try-delta:
## sys_ref_core
module sys_ref_core #(parameter DATA_WIDTH = 8, ADDR_WIDTH = 4)
(
 input   wire                      CLK,
 input   wire                      RST,             
 input   wire  [DATA_WIDTH-1:0]    UART_RX_DATA,
 input   wire                      UART_RX_Valid,
 input   wire                      FIFO_FULL,
 output  wire  [DATA_WIDTH-1:0]    FIFO_WR_DATA,
 output  wire                      FIFO_WR_INC,
 output  wire  [DATA_WIDTH-1:0]    UART_Config,
 output  wire  [DATA_WIDTH-1:0]    Div_Ratio,
 output  wire                      CLKDIV_EN
);
For scale: ~180 flip-flops.
==> flow/config.mk <==
export PLATFORM = sky130hd
export DESIGN_NAME = sys_ref_core
export DESIGN_NICKNAME = sys_ref_core
export VERILOG_FILES = /design/flow/design.v
export SDC_FILE = /design/flow/constraint.sdc
export NUM_CORES = 4
export LEC_CHECK = 0
export CAP_MARGIN = 20
export CORE_MARGIN = 2
export CORE_UTILIZATION = 65
export PLACE_DENSITY = 0.6
export SETUP_SLACK_MARGIN = -1.43
export SLEW_MARGIN = 20
==> flow/constraint.sdc <==
create_clock -name core_clock -period 21.8 [get_ports {CLK}]
set_input_delay 4.3600 -clock core_clock [delete_from_list [all_inputs] [get_ports {CLK}]]
set_output_delay 4.3600 -clock core_clock [all_outputs]
set_load 0.01 [all_outputs]
run.sh (not shown) runs the stock make flow with config.mk's settings and CLKGATE_MAP_FILE=.
To summarise try-delta: no stage aborted, but the layout did not pass its checks, failing on setup timing.
Input changes introduced in try-zinc (baseline for comparison: try-delta):
diff --git a/flow/config.mk b/flow/config.mk
--- a/flow/config.mk
+++ b/flow/config.mk
@@ -12 +11,0 @@
-export SETUP_SLACK_MARGIN = -1.43
==> flow/constraint.sdc <==
create_clock -name core_clock -period 32.6 [get_ports {CLK}]
set_input_delay 6.5200 -clock core_clock [delete_from_list [all_inputs] [get_ports {CLK}]]
set_output_delay 6.5200 -clock core_clock [all_outputs]
set_load 0.01 [all_outputs]
As far as area of the synthesized netlist per yosys stat goes, try-zinc and try-delta are indistinguishable; the numbers are identical.
Going from try-delta to try-zinc, ratio of final minimum period to clock period now smaller; fraction of the mapped netlist area in simple logic gates comparable; post-placement setup slack now larger; combinational power now smaller.
Taking try-delta as the reference, in try-zinc number of instances in the placed design shows a reduction of about 11%; final-layout fill cell count moved up; cell area after layout decreased by 3500 um^2 relative to the old numbers.
Both conditions hold for try-zinc: the flow ran to the end and the final layout passed the timing, design-rule and antenna checks.
--- input diff try-zinc..try-yarrow ---
diff --git a/flow/config.mk b/flow/config.mk
--- a/flow/config.mk
+++ b/flow/config.mk
@@ -10 +10 @@
-export CORE_UTILIZATION = 65
+export CORE_UTILIZATION = 16
==> flow/constraint.sdc <==
create_clock -name core_clock -period 28.4 [get_ports {CLK}]
set_input_delay 5.6800 -clock core_clock [delete_from_list [all_inputs] [get_ports {CLK}]]
set_output_delay 5.6800 -clock core_clock [all_outputs]
set_load 0.01 [all_outputs]
## What came out
Run comparison: try-yarrow highest-delay cell along the critical path sky130_fd_sc_hd__or4_1; try-zinc highest-delay cell along the critical path sky130_fd_sc_hd__o31ai_2
From try-zinc to try-yarrow the numbers moved as follows: routed wire length saw an increase, maximum operating frequency saw an increase, power in combinational cells saw an increase.
### try-yarrow -> try-ember
diff --git a/flow/config.mk b/flow/config.mk
--- a/flow/config.mk
+++ b/flow/config.mk
@@ -10 +10 @@
-export CORE_UTILIZATION = 16
+export CORE_UTILIZATION = 40
@@ -11,0 +12 @@
+export SETUP_SLACK_MARGIN = 1.78
Findings:
- Of the two values seen for slowest cell on the critical path, sky130_fd_sc_hd__or4_4 was produced by try-ember and sky130_fd_sc_hd__or4_1 by try-yarrow.
- Area after synthesis: try-ember vs try-yarrow identical
- Against try-yarrow, final area in try-ember came out better.
- try-ember: full flow OK, the timing, design-rule and antenna checks passed
- Going from try-yarrow to try-ember, the die area was shrunk.
- Fmax: try-ember higher than try-yarrow
- Cmp try-yarrow and try-ember / worst ir drop on vdd / higher: try-ember
- Share of power burned in registers in try-ember is 0.2 points below try-yarrow.

Setup of run A:
sys_ref_core again, from the RTL that the note above started with.
// sys_ref_core
module sys_ref_core #(parameter DATA_WIDTH = 8, ADDR_WIDTH = 4)
(
 input   wire                      CLK,
 input   wire                      RST,             
 input   wire  [DATA_WIDTH-1:0]    UART_RX_DATA,
 input   wire                      UART_RX_Valid,
 input   wire                      FIFO_FULL,
 output  wire  [DATA_WIDTH-1:0]    FIFO_WR_DATA,
 output  wire                      FIFO_WR_INC,
 output  wire  [DATA_WIDTH-1:0]    UART_Config,
 output  wire  [DATA_WIDTH-1:0]    Div_Ratio,
 output  wire                      CLKDIV_EN
);
wire                      WrEn;
wire                      RdEn;
wire  [ADDR_WIDTH-1:0]    Addr;
wire  [DATA_WIDTH-1:0]    Wr_Reg;
wire  [DATA_WIDTH-1:0]    Rd_Reg;
wire                      Rd_Reg_Valid;
wire  [DATA_WIDTH-1:0]    Operand_A;
wire  [DATA_WIDTH-1:0]    Operand_B;
wire  [3:0]               ALU_FUN;
wire                      ALU_EN;
wire                      CLKG_EN;
wire  [DATA_WIDTH*2-1:0]  ALU_OUT;
wire                      ALU_OUT_Valid;
SYS_CTRL U0_SYS_CTRL (
	.CLK(CLK),
	.RST(RST),
	.UART_RX_DATA(UART_RX_DATA),
	.UART_RX_Valid(UART_RX_Valid),
	.FIFO_FULL(FIFO_FULL),
	.FIFO_WR_DATA(FIFO_WR_DATA),
	.FIFO_WR_INC(FIFO_WR_INC),
	.ALU_OUT(ALU_OUT),
	.ALU_OUT_Valid(ALU_OUT_Valid),
	.ALU_EN(ALU_EN),
	.ALU_FUN(ALU_FUN),
	.CLKG_EN(CLKG_EN),
	.CLKDIV_EN(CLKDIV_EN),
	.Rd_Reg(Rd_Reg),
	.Rd_Reg_Valid(Rd_Reg_Valid),
	.Wr_Reg(Wr_Reg),
	.Addr(Addr),
	.RdEn(RdEn),
	.WrEn(WrEn)
	);
Register_File U0_Register_File (
	.WrData(Wr_Reg),
	.Adresss(Addr),
	.WrEn(WrEn),
	.RdEn(RdEn),
	.CLK(CLK),
	.RST(RST),
	.RdData(Rd_Reg),
	.RdData_Valid(Rd_Reg_Valid),
	.REG0(Operand_A),
  ...
clock: 41.4 ns
lec_check: 0
abc_area: 0
cap_margin: 5
cell_pad_in_sites_global_placement: 0
core_margin: 8
core_utilization: 22
cts_cluster_diameter: 241
cts_cluster_size: 63
hold_slack_margin: 0.29
max_routing_layer: met5
min_routing_layer: met2
place_density: 0.35
setup_slack_margin: -1.91
slew_margin: 20
tns_end_percent: 90
The following lists how run B was set up differently from run A:
Settings: changing PLACE_DENSITY from 0.35 to 0.6; removing HOLD_SLACK_MARGIN (formerly 0.29); changing CAP_MARGIN from 5 to 20; removing SETUP_SLACK_MARGIN (formerly -1.91); changing CORE_UTILIZATION from 22 to 40; removing CELL_PAD_IN_SITES_GLOBAL_PLACEMENT (formerly 0); removing CTS_CLUSTER_SIZE (formerly 63); removing CTS_CLUSTER_DIAMETER (formerly 241); removing TNS_END_PERCENT (formerly 90); removing ABC_AREA (formerly 0); removing MAX_ROUTING_LAYER (formerly met5); changing CORE_MARGIN from 8 to 2; removing MIN_ROUTING_LAYER (formerly met2); changing the clock period (ns, I/O delays scaled along) from 41.4 to 30.0.
## What came out
[run B] starting density of the core rose 18 points relative to run A
Largest net degree at the start of global routing in run B is about 50% higher than in run A
Comparing run A and run B, total die size is higher on run A.
--- input diff run B..run C ---
Settings: CELL_PAD_IN_SITES_GLOBAL_PLACEMENT newly set to 0; GPL_ROUTABILITY_DRIVEN newly set to 0; TNS_END_PERCENT newly set to 5; CTS_CLUSTER_DIAMETER newly set to 335; CORE_UTILIZATION changed from 40 to 46; SLEW_MARGIN changed from 20 to 10; HOLD_SLACK_MARGIN newly set to -0.09; PLACE_DENSITY changed from 0.6 to 0.41; CTS_CLUSTER_SIZE newly set to 88.
==> comparison <==
Required time at the worst-slack endpoint delta (run B -> run C): insignificant
Diff run C..run B | power | negligible
Summary of run C over run B: routed wire length rose by 3.9%, combinational gate area stayed essentially flat.
Run C vs. run B: proportion of power drawn by the clock network has increased; post-synthesis share of cell area spent on xor and xnor gates has remained practically unchanged; combinational share of power has decreased.
#### Input delta (run D over run C)
Settings: an added CELL_PAD_IN_SITES_DETAIL_PLACEMENT of 1; a deleted CTS_CLUSTER_SIZE that had been 88; an added PLACE_DENSITY_LB_ADDON of 0.23; a change of CORE_UTILIZATION from 46 to 54; a deleted PLACE_DENSITY that had been 0.41; a change of GPL_ROUTABILITY_DRIVEN from 0 to 1; a deleted HOLD_SLACK_MARGIN that had been -0.09; a deleted CELL_PAD_IN_SITES_GLOBAL_PLACEMENT that had been 0; a deleted TNS_END_PERCENT that had been 5; a change of SLEW_MARGIN from 10 to 20; a deleted CTS_CLUSTER_DIAMETER that had been 335.
### Flow results
- Per the comparison of run D with run C, cell area after layout roughly the same; post-CTS setup-driven buffer insertion count higher; hold slack higher; sequential cell area in the final layout roughly the same.
- Going from run C to run D, the data required time at the worst endpoint was found to have gone up by 0.02 ns.
- Between run C and run D, worst setup slack decreased.

sys_ref_core again, from the RTL that the note above started with.
clock: 22.9 ns
lec_check: 0
abc_area: 0
cap_margin: 5
cell_pad_in_sites_global_placement: 1
core_margin: 8
core_utilization: 22
cts_cluster_diameter: 279
cts_cluster_size: 45
gpl_routability_driven: 0
hold_slack_margin: 0.29
max_routing_layer: met4
min_routing_layer: met2
place_density: 0.35
setup_slack_margin: -1.91
slew_margin: 20
tns_end_percent: 75
The starting point completed, yet does not pass: setup timing.
Next try:
Settings changed: ABC_AREA 0 to not set, CAP_MARGIN 5 to 20, CELL_PAD_IN_SITES_GLOBAL_PLACEMENT 1 to not set, CORE_MARGIN 8 to 2, CORE_UTILIZATION 22 to 64, CTS_CLUSTER_DIAMETER 279 to not set, CTS_CLUSTER_SIZE 45 to not set, GPL_ROUTABILITY_DRIVEN 0 to not set, HOLD_SLACK_MARGIN 0.29 to not set, MAX_ROUTING_LAYER met4 to not set, MIN_ROUTING_LAYER met2 to not set, PLACE_DENSITY 0.35 to 0.6, SETUP_SLACK_MARGIN -1.91 to not set, TNS_END_PERCENT 75 to not set.
Clock period 22.9 ns to 23.4 ns, I/O delays scaled along.
Effect:
- The new run reached the layout checks and failed them: setup timing
- sequential cell count does not change
- utilization goes up by 49 points
- cell area goes down by 9.3%
- worst setup slack gains 730 ps
- via count is lower by 26%
- die size went down by 68%
- routed wire length drops by 26%
- synthesized area stays the same
- worst hold slack barely changes
- fmax rose by 0.94%

Starting RTL as in the previous note.
clock: 30.0 ns
lec_check: 0
cap_margin: 20
core_margin: 2
core_utilization: 40
cts_cluster_diameter: 137
cts_cluster_size: 100
place_density: 0.88
slew_margin: 20
The baseline passed the timing, design-rule and antenna checks.
Rerun with:
--- a/flow/config.mk
+++ b/flow/config.mk
@@ -8,0 +9 @@
+export CORE_ASPECT_RATIO = 0.5
@@ -10,4 +11,2 @@
-export CORE_UTILIZATION = 40
-export CTS_CLUSTER_DIAMETER = 137
-export CTS_CLUSTER_SIZE = 100
-export PLACE_DENSITY = 0.88
+export CORE_UTILIZATION = 65
+export PLACE_DENSITY = 0.6
@@ -14,0 +14 @@
+export TNS_END_PERCENT = 5
What happened: Flip-flop count stays the same; final cell count went down by a little under a tenth; power goes up slightly; worst setup slack gets worse by 200 ps; die area decreases by well over a third; synthesized cell count stays the same; sequential power hardly moves.
Rerun with:
--- a/flow/config.mk
+++ b/flow/config.mk
@@ -9 +8,0 @@
-export CORE_ASPECT_RATIO = 0.5
@@ -11,2 +10,4 @@
-export CORE_UTILIZATION = 65
-export PLACE_DENSITY = 0.6
+export CORE_UTILIZATION = 40
+export CTS_CLUSTER_DIAMETER = 333
+export CTS_CLUSTER_SIZE = 16
+export PLACE_DENSITY = 0.89
@@ -14 +14,0 @@
-export TNS_END_PERCENT = 5
=> Critical path depth fell by 2; register-to-register slack is better by 270 ps; worst setup slack is better by 270 ps; routed wire length fell by about 3%; final area rose by 0.91%; utilization fell by 28 points.
Rerun with:
--- a/flow/config.mk
+++ b/flow/config.mk
@@ -8,0 +9 @@
+export CELL_PAD_IN_SITES_GLOBAL_PLACEMENT = 2
@@ -10,5 +11,8 @@
-export CORE_UTILIZATION = 40
-export CTS_CLUSTER_DIAMETER = 333
-export CTS_CLUSTER_SIZE = 16
-export PLACE_DENSITY = 0.89
-export SLEW_MARGIN = 20
+export CORE_UTILIZATION = 23
+export CTS_CLUSTER_DIAMETER = 335
+export CTS_CLUSTER_SIZE = 88
+export GPL_ROUTABILITY_DRIVEN = 0
+export HOLD_SLACK_MARGIN = -0.09
+export PLACE_DENSITY_LB_ADDON = 0.21
+export SLEW_MARGIN = 10
+export TNS_END_PERCENT = 5
Outcome:
- The changed run finished clean
- sequential cell count does not change
- non-clock buffer count goes up by 15
- clock skew goes up by 9.1 ps
- maximum frequency goes up by 0.59%
- setup slack is better by 160 ps
- global-route usage goes down by 6.2 points
- sequential power goes down by about 5%

sys_ref_core again, from the RTL that the note above started with.
==> flow/config.mk <==
export PLATFORM = sky130hd
export DESIGN_NAME = sys_ref_core
export DESIGN_NICKNAME = sys_ref_core
export VERILOG_FILES = /design/flow/design.v
export SDC_FILE = /design/flow/constraint.sdc
export NUM_CORES = 4
export LEC_CHECK = 0
export CAP_MARGIN = 20
export CORE_MARGIN = 2
export CORE_UTILIZATION = 72
export PLACE_DENSITY = 0.67
export SETUP_SLACK_MARGIN = -1.96
export SLEW_MARGIN = 20
==> flow/constraint.sdc <==
create_clock -name core_clock -period 20.8 [get_ports {CLK}]
set_input_delay 4.1600 -clock core_clock [delete_from_list [all_inputs] [get_ports {CLK}]]
set_output_delay 4.1600 -clock core_clock [all_outputs]
set_load 0.01 [all_outputs]
The starting point did not get past clock tree synthesis (4_1_cts) with DPL-0033.
Next try:
--- a/flow/config.mk
+++ b/flow/config.mk
@@ -9,5 +9,3 @@
 export CORE_MARGIN = 2
-export CORE_UTILIZATION = 72
-export PLACE_DENSITY = 0.67
-export SETUP_SLACK_MARGIN = -1.96
+export CORE_UTILIZATION = 65
 export SLEW_MARGIN = 20
==> flow/constraint.sdc (replaced) <==
create_clock -name core_clock -period 15.8 [get_ports {CLK}]
set_input_delay 3.1600 -clock core_clock [delete_from_list [all_inputs] [get_ports {CLK}]]
set_output_delay 3.1600 -clock core_clock [all_outputs]
set_load 0.01 [all_outputs]
The new run completed, yet does not pass: setup timing.
Synthesized area does not change.
Die area climbs by 10%.
Synthesized cell count stays the same.
Next try:
--- a/flow/config.mk
+++ b/flow/config.mk
@@ -10,2 +10,5 @@
 export CORE_UTILIZATION = 65
+export CTS_CLUSTER_SIZE = 42
+export HOLD_SLACK_MARGIN = 0.28
+export PLACE_DENSITY = 0.6
 export SLEW_MARGIN = 20
==> flow/constraint.sdc (replaced) <==
create_clock -name core_clock -period 15.5 [get_ports {CLK}]
set_input_delay 3.1000 -clock core_clock [delete_from_list [all_inputs] [get_ports {CLK}]]
set_output_delay 3.1000 -clock core_clock [all_outputs]
set_load 0.01 [all_outputs]
The new run completed, yet does not pass: setup timing.
First-iteration DRC count shrinks by 45%.
Sequential cell count stays the same.
Total power shrinks by about 0.4%.
Routed wire length shrinks by 14%.
Final area shrinks by about 3%.
Utilization shrinks by 2.6 points.
Next try:
--- a/flow/config.mk
+++ b/flow/config.mk
@@ -9,6 +9,3 @@
 export CORE_MARGIN = 2
-export CORE_UTILIZATION = 65
-export CTS_CLUSTER_SIZE = 42
-export HOLD_SLACK_MARGIN = 0.28
-export PLACE_DENSITY = 0.6
+export CORE_UTILIZATION = 56
 export SLEW_MARGIN = 20
==> flow/constraint.sdc (replaced) <==
create_clock -name core_clock -period 13.4 [get_ports {CLK}]
set_input_delay 2.6800 -clock core_clock [delete_from_list [all_inputs] [get_ports {CLK}]]
set_output_delay 2.6800 -clock core_clock [all_outputs]
set_load 0.01 [all_outputs]
Outcome: The changed run reached the layout checks and failed them: setup timing. Wire length came out lower by 11%. Sequential cell count does not change. Cell area came out higher by 1.7%. Cell count came out higher by 3.4%. Global-route usage came out lower by 8.2 points. Worst hold slack gets worse by 0.0065 ns.
Power figures rest on the tool's default switching activity, not on a simulated workload.
